== indigo ==
## microP
module microP(
    input clk,
    input reset,
    output [7:0] imem_addr,
    input [16:0] imem_data,
    output [7:0] dmem_addr,
    output [7:0] dmem_wdata,
    output dmem_we,
    input [7:0] dmem_rdata,
    input [7:0] data_in,
    output out_we,
    output [7:0] data_out_col,
    output [7:0] data_out_addr
    );
Size: ~160 flip-flops, ~77 I/O pins, ~9600 sq um of cells after synthesis.
clock: 5.23 ns
lec_check: 0
abc_area: 0
cap_margin: 25
cell_pad_in_sites_global_placement: 0
core_margin: 7
core_utilization: 60
cts_cluster_diameter: 346
cts_cluster_size: 88
max_routing_layer: met4
min_routing_layer: met1
place_density: 0.39
slew_margin: 15
tns_end_percent: 20
run.sh (not shown) runs the stock make flow with config.mk's settings and CLKGATE_MAP_FILE=.
indigo went all the way through synthesis, placement and routing and the layout is clean on timing, DRC and antenna.
#### Input delta (nickel over indigo)
Settings: swapping 0 for 1 in CELL_PAD_IN_SITES_GLOBAL_PLACEMENT; swapping 0.39 for 0.59 in PLACE_DENSITY; swapping 60 for 30 in CORE_UTILIZATION.
Findings:
Standard-cell row count ended up about 40% higher on nickel than on indigo. Per the comparison of nickel with indigo, part of the total power dissipated in the clock network roughly the same, first-iteration DRC count lower, clock buffer and inverter area fraction after layout roughly the same, routed wire length roughly the same. Total power (lower): nickel.

* * *

microP again, from the RTL that the note above started with.
clock: 3.18 ns
lec_check: 0
abc_area: 1
cap_margin: 20
core_margin: 2
core_utilization: 72
cts_cluster_size: 98
place_density: 0.6
slew_margin: 20
The starting point stopped in global routing.
Edit:
Settings changed: ABC_AREA 1 to default, CORE_UTILIZATION 72 to 40, CTS_CLUSTER_SIZE 98 to default.
Clock period 3.18 ns to 5.0 ns, I/O delays scaled along.
Result: The new run completed without violations; synthesized cell count goes down by 28%; area after synthesis shrinks by 1.6%; die size is higher by 74%.
Edit:
Settings changed: CORE_ASPECT_RATIO from default to 1.05, CORE_UTILIZATION 40 to 59, PLACE_DENSITY 0.6 to default.
=>
- non-clock buffer count increases by 6
- wire length climbs by about 7%
- global-route usage went up by 13 points
- sequential power stays flat
- clock power decreases by about 5%
- die area falls by about 30%
- synthesized area is unchanged
- design area shrinks by 1.3%
- setup slack improved by 0.047 ns
- core utilization grows by 23 points
- clock-buffer cell count stays the same

* * *

Starting RTL as in the previous note.
export LEC_CHECK = 0
export ABC_AREA = 0
export CAP_MARGIN = 25
export CELL_PAD_IN_SITES_GLOBAL_PLACEMENT = 0
export CORE_MARGIN = 2
export CORE_UTILIZATION = 66
export CTS_CLUSTER_DIAMETER = 103
export MAX_ROUTING_LAYER = met4
export MIN_ROUTING_LAYER = met1
export PLACE_DENSITY = 0.59
export SETUP_SLACK_MARGIN = 1.08
export SLEW_MARGIN = 15
export TNS_END_PERCENT = 80
create_clock -name core_clock -period 3.82 [get_ports {clk}]
The starting point stopped in 5_1_grt.
Change:
==> flow/config.mk (replaced) <==
export PLATFORM = sky130hd
export DESIGN_NAME = microP
export DESIGN_NICKNAME = microP
export VERILOG_FILES = /design/flow/design.v
export SDC_FILE = /design/flow/constraint.sdc
export NUM_CORES = 4
export LEC_CHECK = 0
export ABC_AREA = 0
export CAP_MARGIN = 20
export CELL_PAD_IN_SITES_GLOBAL_PLACEMENT = 0
export CORE_MARGIN = 2
export CORE_UTILIZATION = 72
export MAX_ROUTING_LAYER = met4
export MIN_ROUTING_LAYER = met1
export PLACE_DENSITY_LB_ADDON = 0.0
export SETUP_SLACK_MARGIN = 0.55
export SLEW_MARGIN = 15
export TNS_END_PERCENT = 80
==> flow/constraint.sdc (replaced) <==
create_clock -name core_clock -period 1.86 [get_ports {clk}]
set_input_delay 0.3720 -clock core_clock [delete_from_list [all_inputs] [get_ports {clk}]]
set_output_delay 0.3720 -clock core_clock [all_outputs]
set_load 0.01 [all_outputs]
Result:
- The changed run failed in 4_1_cts (DPL-0038)
- die area goes down by 8.1%
- area after synthesis is unchanged
- synthesized cell count stays the same

* * *

microP again, from the RTL that the note above started with.
==> flow/config.mk <==
export PLATFORM = sky130hd
export DESIGN_NAME = microP
export DESIGN_NICKNAME = microP
export VERILOG_FILES = /design/flow/design.v
export SDC_FILE = /design/flow/constraint.sdc
export NUM_CORES = 4
export LEC_CHECK = 0
export ABC_AREA = 0
export CAP_MARGIN = 25
export CELL_PAD_IN_SITES_GLOBAL_PLACEMENT = 1
export CORE_MARGIN = 7
export CORE_UTILIZATION = 31
export MAX_ROUTING_LAYER = met4
export MIN_ROUTING_LAYER = met2
export PLACE_DENSITY = 0.59
export SETUP_SLACK_MARGIN = 1.15
export SLEW_MARGIN = 15
export TNS_END_PERCENT = 80
==> flow/constraint.sdc <==
create_clock -name core_clock -period 5.23 [get_ports {clk}]
set_input_delay 1.0460 -clock core_clock [delete_from_list [all_inputs] [get_ports {clk}]]
set_output_delay 1.0460 -clock core_clock [all_outputs]
set_load 0.01 [all_outputs]
Next try:
--- a/flow/config.mk
+++ b/flow/config.mk
@@ -9,0 +10 @@
+export CELL_PAD_IN_SITES_DETAIL_PLACEMENT = 0
@@ -11,3 +12,6 @@
-export CORE_MARGIN = 7
-export CORE_UTILIZATION = 31
-export MAX_ROUTING_LAYER = met4
+export CORE_MARGIN = 10
+export CORE_UTILIZATION = 38
+export CTS_CLUSTER_DIAMETER = 350
+export GPL_ROUTABILITY_DRIVEN = 0
+export HOLD_SLACK_MARGIN = 0.05
+export MAX_ROUTING_LAYER = met5
@@ -15,2 +18,0 @@
-export PLACE_DENSITY = 0.59
-export SETUP_SLACK_MARGIN = 1.15
==> flow/constraint.sdc (replaced) <==
create_clock -name core_clock -period 5.82 [get_ports {clk}]
set_input_delay 1.1640 -clock core_clock [delete_from_list [all_inputs] [get_ports {clk}]]
set_output_delay 1.1640 -clock core_clock [all_outputs]
set_load 0.01 [all_outputs]
=> The changed run finished with timing, DRC and antenna clean; via count is lower by a few percent; worst setup slack got worse by 0.12 ns; sequential share of layout area is higher by 2.2 points; wire length is lower by a few percent; final area is lower by a few percent; critical path depth is lower by 2; worst hold slack got worse by 0.0092 ns.
Next try:
==> flow/config.mk (replaced) <==
export PLATFORM = sky130hd
export DESIGN_NAME = microP
export DESIGN_NICKNAME = microP
export VERILOG_FILES = /design/flow/design.v
export SDC_FILE = /design/flow/constraint.sdc
export NUM_CORES = 4
export LEC_CHECK = 0
export CAP_MARGIN = 20
export CORE_MARGIN = 2
export CORE_UTILIZATION = 66
export SLEW_MARGIN = 20
==> flow/constraint.sdc (replaced) <==
create_clock -name core_clock -period 3.63 [get_ports {clk}]
set_input_delay 0.7260 -clock core_clock [delete_from_list [all_inputs] [get_ports {clk}]]
set_output_delay 0.7260 -clock core_clock [all_outputs]
set_load 0.01 [all_outputs]
Outcome: The changed run finished but fails on negative setup slack; synthesized area stays the same; final area went up by about 6.4%; worst setup slack is worse by 1.1 ns; critical path depth rises by 4.

* * *

microP again, from the RTL that the note above started with.
Design microP, start of the top module:
module microP(
    input clk,
    input reset,
    output [7:0] imem_addr,
    input [16:0] imem_data,
    output [7:0] dmem_addr,
    output [7:0] dmem_wdata,
    output dmem_we,
    input [7:0] dmem_rdata,
    input [7:0] data_in,
    output out_we,
    output [7:0] data_out_col,
    output [7:0] data_out_addr
    );
Settings: LEC_CHECK=0, ABC_AREA=1, CAP_MARGIN=20, CELL_PAD_IN_SITES_GLOBAL_PLACEMENT=3, CORE_ASPECT_RATIO=1.05, CORE_MARGIN=9, CORE_UTILIZATION=38, CTS_CLUSTER_DIAMETER=237, CTS_CLUSTER_SIZE=89, GPL_ROUTABILITY_DRIVEN=0, GPL_TIMING_DRIVEN=0, MIN_ROUTING_LAYER=met2, SETUP_SLACK_MARGIN=1.17, SLEW_MARGIN=15; clock period 5.0 ns.
The baseline passed the timing, design-rule and antenna checks.
Next try:
--- a/flow/config.mk
+++ b/flow/config.mk
@@ -14 +13,0 @@
-export CTS_CLUSTER_DIAMETER = 237
@@ -17,2 +16 @@
-export GPL_TIMING_DRIVEN = 0
-export MIN_ROUTING_LAYER = met2
+export GPL_TIMING_DRIVEN = 1
Outcome: Synthesized area is unchanged. Global-route usage goes down by 12 points. Wire length came out lower by 4.1%. Die area does not change. Cell area falls by 3.3%. Via count shrinks by 30%. Utilization shrinks by 1.7 points.
Next try:
==> flow/config.mk (replaced) <==
export PLATFORM = sky130hd
export DESIGN_NAME = microP
export DESIGN_NICKNAME = microP
export VERILOG_FILES = /design/flow/design.v
export SDC_FILE = /design/flow/constraint.sdc
export NUM_CORES = 4
export LEC_CHECK = 0
export CAP_MARGIN = 20
export CELL_PAD_IN_SITES_DETAIL_PLACEMENT = 2
export CORE_MARGIN = 2
export CORE_UTILIZATION = 40
export MAX_ROUTING_LAYER = met4
export PLACE_DENSITY = 0.6
export SLEW_MARGIN = 20
- The changed run passed the timing, design-rule and antenna checks
- final area drops by a few percent
- sequential share of layout area goes up by 2.3 points
- global-route usage came out higher by 11 points
- combinational power went down by well over a third
- via count drops by a few percent
- clock power goes up by a few percent
Next try:
--- a/flow/config.mk
+++ b/flow/config.mk
@@ -9 +8,0 @@
-export CELL_PAD_IN_SITES_DETAIL_PLACEMENT = 2
@@ -11,2 +10 @@
-export CORE_UTILIZATION = 40
-export MAX_ROUTING_LAYER = met4
+export CORE_UTILIZATION = 22
==> flow/constraint.sdc (replaced) <==
create_clock -name core_clock -period 4.5 [get_ports {clk}]
set_input_delay 0.9000 -clock core_clock [delete_from_list [all_inputs] [get_ports {clk}]]
set_output_delay 0.9000 -clock core_clock [all_outputs]
set_load 0.01 [all_outputs]
Worst setup slack is better by 0.092 ns.
Combinational power grows by a few percent.
Synthesized area is unchanged.
Worst hold slack is better by 0.018 ns.
Die area grows by well over a third.
Global-route usage shrinks by 19 points.
Non-clock buffer count grows by 10.
Clock power shrinks by a few percent.
Design area grows by a few percent.
Next try:
--- a/flow/config.mk
+++ b/flow/config.mk
@@ -10 +10 @@
-export CORE_UTILIZATION = 22
+export CORE_UTILIZATION = 40
Result:
- routed wire length falls by 5.8%
- worst setup slack is about the same
- power rises by 3.7%
- clock skew rises by 0.0036 ns
- sequential power is about the same
Next try:
--- a/flow/config.mk
+++ b/flow/config.mk
@@ -7,0 +8 @@
+export ABC_AREA = 1
@@ -10 +11 @@
-export CORE_UTILIZATION = 40
+export CORE_UTILIZATION = 58
==> flow/constraint.sdc (replaced) <==
create_clock -name core_clock -period 2.83 [get_ports {clk}]
set_input_delay 0.5660 -clock core_clock [delete_from_list [all_inputs] [get_ports {clk}]]
set_output_delay 0.5660 -clock core_clock [all_outputs]
set_load 0.01 [all_outputs]
After rerunning:
- This time the run ran to the end with violations: negative setup slack
- wire length increases by 23%
- power rose by 140%
- global-route usage went up by 14 points
- final cell count rose by 27%
- sequential share of layout area fell by 3.8 points
- non-clock buffer count is higher by 107
- clock-buffer cell count does not change
Power figures rest on the tool's default switching activity, not on a simulated workload.
